== build 13 ==
## harris_response
module harris_response (
    input  wire         clk,
    input  wire         rst_n,
    input  wire [349:0] in_window_value_xx,
    input  wire [374:0] in_window_value_xy,
    input  wire [349:0] in_window_value_yy,
    input  wire         in_window_valid,
    input  wire [15:0]  in_window_addr,
    input  wire         ready_for_new_event,
    output wire [45:0]  out_event_value,
    output wire         out_event_valid,
    output wire [15:0]  out_event_addr,
    output wire         window_req
    );
For scale: about 12000 cells after synthesis, roughly 420 flip-flops, ~1200 I/O pins, ~110000 sq um of cells after synthesis.
clock: 18.5 ns
lec_check: 0
cap_margin: 20
cell_pad_in_sites_detail_placement: 2
cell_pad_in_sites_global_placement: 0
core_aspect_ratio: 1.31
core_margin: 2
core_utilization: 64
cts_cluster_diameter: 114
cts_cluster_size: 57
gpl_routability_driven: 0
hold_slack_margin: 0.11
max_routing_layer: met4
min_routing_layer: met2
place_density_lb_addon: 0.23
slew_margin: 25
tns_end_percent: 55
run.sh (not shown) runs the stock make flow with config.mk's settings and CLKGATE_MAP_FILE=.
Tool error DPL-0033 stopped build 13 during detailed placement; no final results.
### build 13 -> build 93
==> flow/config.mk <==
export PLATFORM = sky130hd
export DESIGN_NAME = harris_response
export DESIGN_NICKNAME = harris_response
export VERILOG_FILES = /design/flow/design.v
export SDC_FILE = /design/flow/constraint.sdc
export NUM_CORES = 4
export LEC_CHECK = 0
export CAP_MARGIN = 0
export CORE_ASPECT_RATIO = 1.12
export CORE_MARGIN = 2
export CORE_UTILIZATION = 40
export CTS_CLUSTER_DIAMETER = 32
export SLEW_MARGIN = 20
==> flow/constraint.sdc <==
create_clock -name core_clock -period 13.0 [get_ports {clk}]
set_input_delay 2.6000 -clock core_clock [delete_from_list [all_inputs] [get_ports {clk}]]
set_output_delay 2.6000 -clock core_clock [all_outputs]
set_load 0.01 [all_outputs]
Notes after the runs:
- Build 93: all stages complete, timing, DRC and antenna checks passed
- From build 13 to build 93 the numbers moved as follows: chip area estimate from yosys synthesis comparable, horizontal die dimension saw an increase, area of the placeable core moved up.
- In the floorplan summary, build 93 is listed with a die area greater than that of build 13.
- Build 93 -> build 13: area fraction in mux cells delta 0, exact match
- Taking build 13 as the reference point, the core utilization at floorplan of build 93 falls by 24 points.
- Number of distinct standard cells referenced by the synthesized netlist: build 93 vs build 13 identical
- Chip height in build 93 vs build 13: up about 17%
Changes in build 54 relative to build 93:
--- a/flow/config.mk
+++ b/flow/config.mk
@@ -7,7 +7,6 @@
 export LEC_CHECK = 0
-export CAP_MARGIN = 0
-export CORE_ASPECT_RATIO = 1.12
+export CAP_MARGIN = 20
 export CORE_MARGIN = 2
 export CORE_UTILIZATION = 40
-export CTS_CLUSTER_DIAMETER = 32
+export PLACE_DENSITY = 0.6
 export SLEW_MARGIN = 20
==> flow/constraint.sdc <==
create_clock -name core_clock -period 7.42 [get_ports {clk}]
set_input_delay 1.4840 -clock core_clock [delete_from_list [all_inputs] [get_ports {clk}]]
set_output_delay 1.4840 -clock core_clock [all_outputs]
set_load 0.01 [all_outputs]
==> comparison <==
Summary — number of diodes added for antenna fixing, build 54 relative to build 93: higher, by 55%.
Changes observed in build 54 relative to build 93: combined buffer and inverter count along the critical path climbed 5; clock period minus final worst setup slack has decreased; fraction of met2 tracks used by global routing now sits lower; area of the multi-input gates higher.
Max clock distribution area overhead in the final layout across build 54 and build 93: build 93
Build 54 had finished all stages when the layout checks came back failing, citing negative setup slack.


== the reference run ==
harris_response again, from the RTL that the note above started with.
Settings: LEC_CHECK=0, CAP_MARGIN=20, CELL_PAD_IN_SITES_DETAIL_PLACEMENT=1, CORE_MARGIN=10, CORE_UTILIZATION=40, PLACE_DENSITY_LB_ADDON=0.11, SLEW_MARGIN=20; clock period 13.0 ns.
The reference run: PASS, flow complete, no timing, DRC or antenna violations
## Diff of input files: the trial run against the reference run
- PLACE_DENSITY_LB_ADDON: 0.11 -> 0.13
- ABC_AREA: unset -> 0
- GPL_TIMING_DRIVEN: unset -> 0
- MIN_ROUTING_LAYER: unset -> met2
- GPL_ROUTABILITY_DRIVEN: unset -> 1
- CELL_PAD_IN_SITES_DETAIL_PLACEMENT: 1 -> unset
- CORE_MARGIN: 10 -> 2
- CTS_CLUSTER_SIZE: unset -> 34
- CAP_MARGIN: 20 -> 25
- the clock period (ns, I/O delays scaled along): 13.0 -> 16.3
Findings:
Wire length of the first global-routing pass is higher on the trial run
Relative to the reference run, the routability congestion estimate measured on the trial run has increased by more than a quarter.
Comparing the trial run and the reference run, the lower final critical path time including I/O delays and setup is on the reference run.
Biggest cell delay along the critical path (lower): the reference run
Re area growth from synthesis to layout: the trial run is 1.1 points up on the reference run.
Taking the trial run as 1.0, the reference run lands at 0.904 on number of signal-net buffers in the layout.
Total global routing track utilization delta for the trial run relative to the reference run: 22 points higher
Part of the cycle the worst path needs ends up higher on the trial run.
Having completed the whole flow, the trial run delivered a layout that passed the timing, DRC and antenna checks.
[compare] base=the reference run new=the trial run: routed wire length went up 11%; die area now smaller.
